Setup of north:
// gioco
module gioco(
	i_ani_stb,														 
	i_clk,															 
	i_rst,															 
	i_animate,														 
	i_dx, 															 
	i_sx,																 
	i_start,															 
	o_x1_pal, o_x2_pal,											 
	o_y1_pal, o_y2_pal,
	o_x1_nav, o_x2_nav,											 
	o_y1_nav, o_y2_nav,
	bri1,bri2,bri3,bri4,bri5,bri6,bri7,bri8,bri9,bri10, 
	ok, ko,															 
	ff_life															 
);
input i_ani_stb, i_clk, i_rst, i_animate, i_dx, i_sx, i_start;
output [9:0] o_x1_pal, o_x2_pal, o_y1_pal, o_y2_pal, o_x1_nav, o_x2_nav, o_y1_nav, o_y2_nav;
output reg bri1,bri2,bri3,bri4,bri5,bri6,bri7,bri8,bri9,bri10;
output reg ok,ko;												
output [1:0] ff_life;
wire ff_bri1, ff_bri2, ff_bri3, ff_bri4,ff_bri5, ff_bri6, ff_bri7, ff_bri8,ff_bri9, ff_bri10;
wire [9:0] ff_x_nav,ff_y_nav,ff_x_pal,ff_y_pal;	
wire ff_x_dirpal,ff_y_dirpal;							
wire [3:0] ff_brick;
wire [1:0] ff_red1,ff_red2,ff_red3,ff_red4;
wire [1:0] ff_blue5,ff_blue6,ff_blue7;
parameter H_SIZE_BRI = 10'd 32;					 
parameter L_SIZE_BRI = 10'd 10; 					 
parameter H_SIZE_NAV = 10'd 32; 					 
parameter L_SIZE_NAV = 10'd 3;  					 
parameter IX_NAV = 10'd 320;						 
parameter IY_NAV = 10'd 470;						 
parameter D_WIDTH = 10'd 640; 				 	 
parameter D_HEIGHT = 10'd 480;					 
parameter H_SIZE_PAL = 10'd 2;					 
parameter IX_PAL = 10'd 320;						 
parameter IY_PAL = 10'd 460;						 
parameter VITE = 2'd 3;								 
  ...
Size in the first run: about 2,600 cells after synthesis, roughly 77 flip-flops, roughly 100 I/O pins.
export LEC_CHECK = 0
export ABC_AREA = 1
export CAP_MARGIN = 40
export CORE_ASPECT_RATIO = 0.94
export CORE_MARGIN = 2
export CORE_UTILIZATION = 72
export CTS_CLUSTER_DIAMETER = 177
export CTS_CLUSTER_SIZE = 97
export SETUP_SLACK_MARGIN = -1.5
export SLEW_MARGIN = 20
export TNS_END_PERCENT = 20
create_clock -name core_clock -period 17.7 [get_ports {i_clk}]
run.sh (not shown) runs the stock make flow with config.mk's settings and CLKGATE_MAP_FILE=.
Although it ran to completion, north produced a layout that fails the final checks because of negative setup slack.
The following lists how south was set up differently from north:
==> flow/config.mk <==
export PLATFORM = sky130hd
export DESIGN_NAME = gioco
export DESIGN_NICKNAME = gioco
export VERILOG_FILES = /design/flow/design.v
export SDC_FILE = /design/flow/constraint.sdc
export NUM_CORES = 4
export LEC_CHECK = 0
export CAP_MARGIN = 20
export CORE_MARGIN = 2
export CORE_UTILIZATION = 9
export SLEW_MARGIN = 20
==> flow/constraint.sdc <==
create_clock -name core_clock -period 30.7 [get_ports {i_clk}]
set_input_delay 6.1400 -clock core_clock [delete_from_list [all_inputs] [get_ports {i_clk}]]
set_output_delay 6.1400 -clock core_clock [all_outputs]
set_load 0.01 [all_outputs]
==> comparison <==
- Every stage of the flow completed for south, and the final layout passed the timing, design-rule and antenna checks.
- Yosys stat chip area (lower): south
- Of the two values seen for cell with the largest stage delay on the worst path, a311oi_1 was produced by south and ha_1 by north.
- The floorplan core density number comes out lower for south vs north.
- Summary of south over north: part of the total power dissipated in the clock network picked up an extra 2.3 points; number of cells traversed by the worst hold path lost 1; die area picked up an extra 140,000 um2; global-route usage lost 39 points; smallest setup slack after layout picked up an extra 9830 ps.
- Multi-input combinational cell count, south and north: higher on north
- On synthesis-to-finish area growth: between south and north, it ends up higher for south.
What east does differently from south at the input level:
diff --git a/flow/config.mk b/flow/config.mk
--- a/flow/config.mk
+++ b/flow/config.mk
@@ -9,3 +9,4 @@
 export CORE_MARGIN = 2
-export CORE_UTILIZATION = 9
+export CORE_UTILIZATION = 68
+export CTS_CLUSTER_SIZE = 36
 export SLEW_MARGIN = 20
==> flow/constraint.sdc <==
create_clock -name core_clock -period 16.2 [get_ports {i_clk}]
set_input_delay 3.2400 -clock core_clock [delete_from_list [all_inputs] [get_ports {i_clk}]]
set_output_delay 3.2400 -clock core_clock [all_outputs]
set_load 0.01 [all_outputs]
--- outcome ---
east ran in full, but the layout does not pass; the checks complain about negative setup slack. east does better than south on minimum clock period after layout. The leakage power in east is 1.12 times that in south. Of east and south, it is east that has the higher post-detailed-route wirelength per cell. east and south ended up with nearly the same clock skew. The via count reported for east is higher than the one for south. south ended up with more cell instances than east did. Final cell area: east below south. The peak per-stage delay on the critical path reported for east is smaller than that of south by 220 ps. Route | east vs south | wire shorter in east.
Edits applied to the flow inputs when going from east to west:
diff --git a/flow/config.mk b/flow/config.mk
--- a/flow/config.mk
+++ b/flow/config.mk
@@ -9,4 +9,3 @@
 export CORE_MARGIN = 2
-export CORE_UTILIZATION = 68
-export CTS_CLUSTER_SIZE = 36
+export CORE_UTILIZATION = 40
 export SLEW_MARGIN = 20
==> flow/constraint.sdc <==
create_clock -name core_clock -period 24.0 [get_ports {i_clk}]
set_input_delay 4.8000 -clock core_clock [delete_from_list [all_inputs] [get_ports {i_clk}]]
set_output_delay 4.8000 -clock core_clock [all_outputs]
set_load 0.01 [all_outputs]
### Flow results
Compared with east, west shows a higher path depth of the worst reg2reg path. west has number of search-and-repair iterations in the first detailed-routing pass below what east had. Between west and east, placed instance area is lower for west, east comes in above that. Relative to east, the number of gates on the worst path with buffers counted of west is higher by about 3.5%. west has completed all stages; timing, DRC and antenna checks passed. From east to west the numbers moved as follows: register-to-register slack picked up an extra 3360 ps, final non-filler cell area lost 8.5%. Measured against each other, west and east differ in internal portion of total power, the lower figure coming from west. Power sits lower in west than in east. west: core area is 14,000 um2 higher than what east reported.
Power figures rest on the tool's default switching activity, not on a simulated workload.
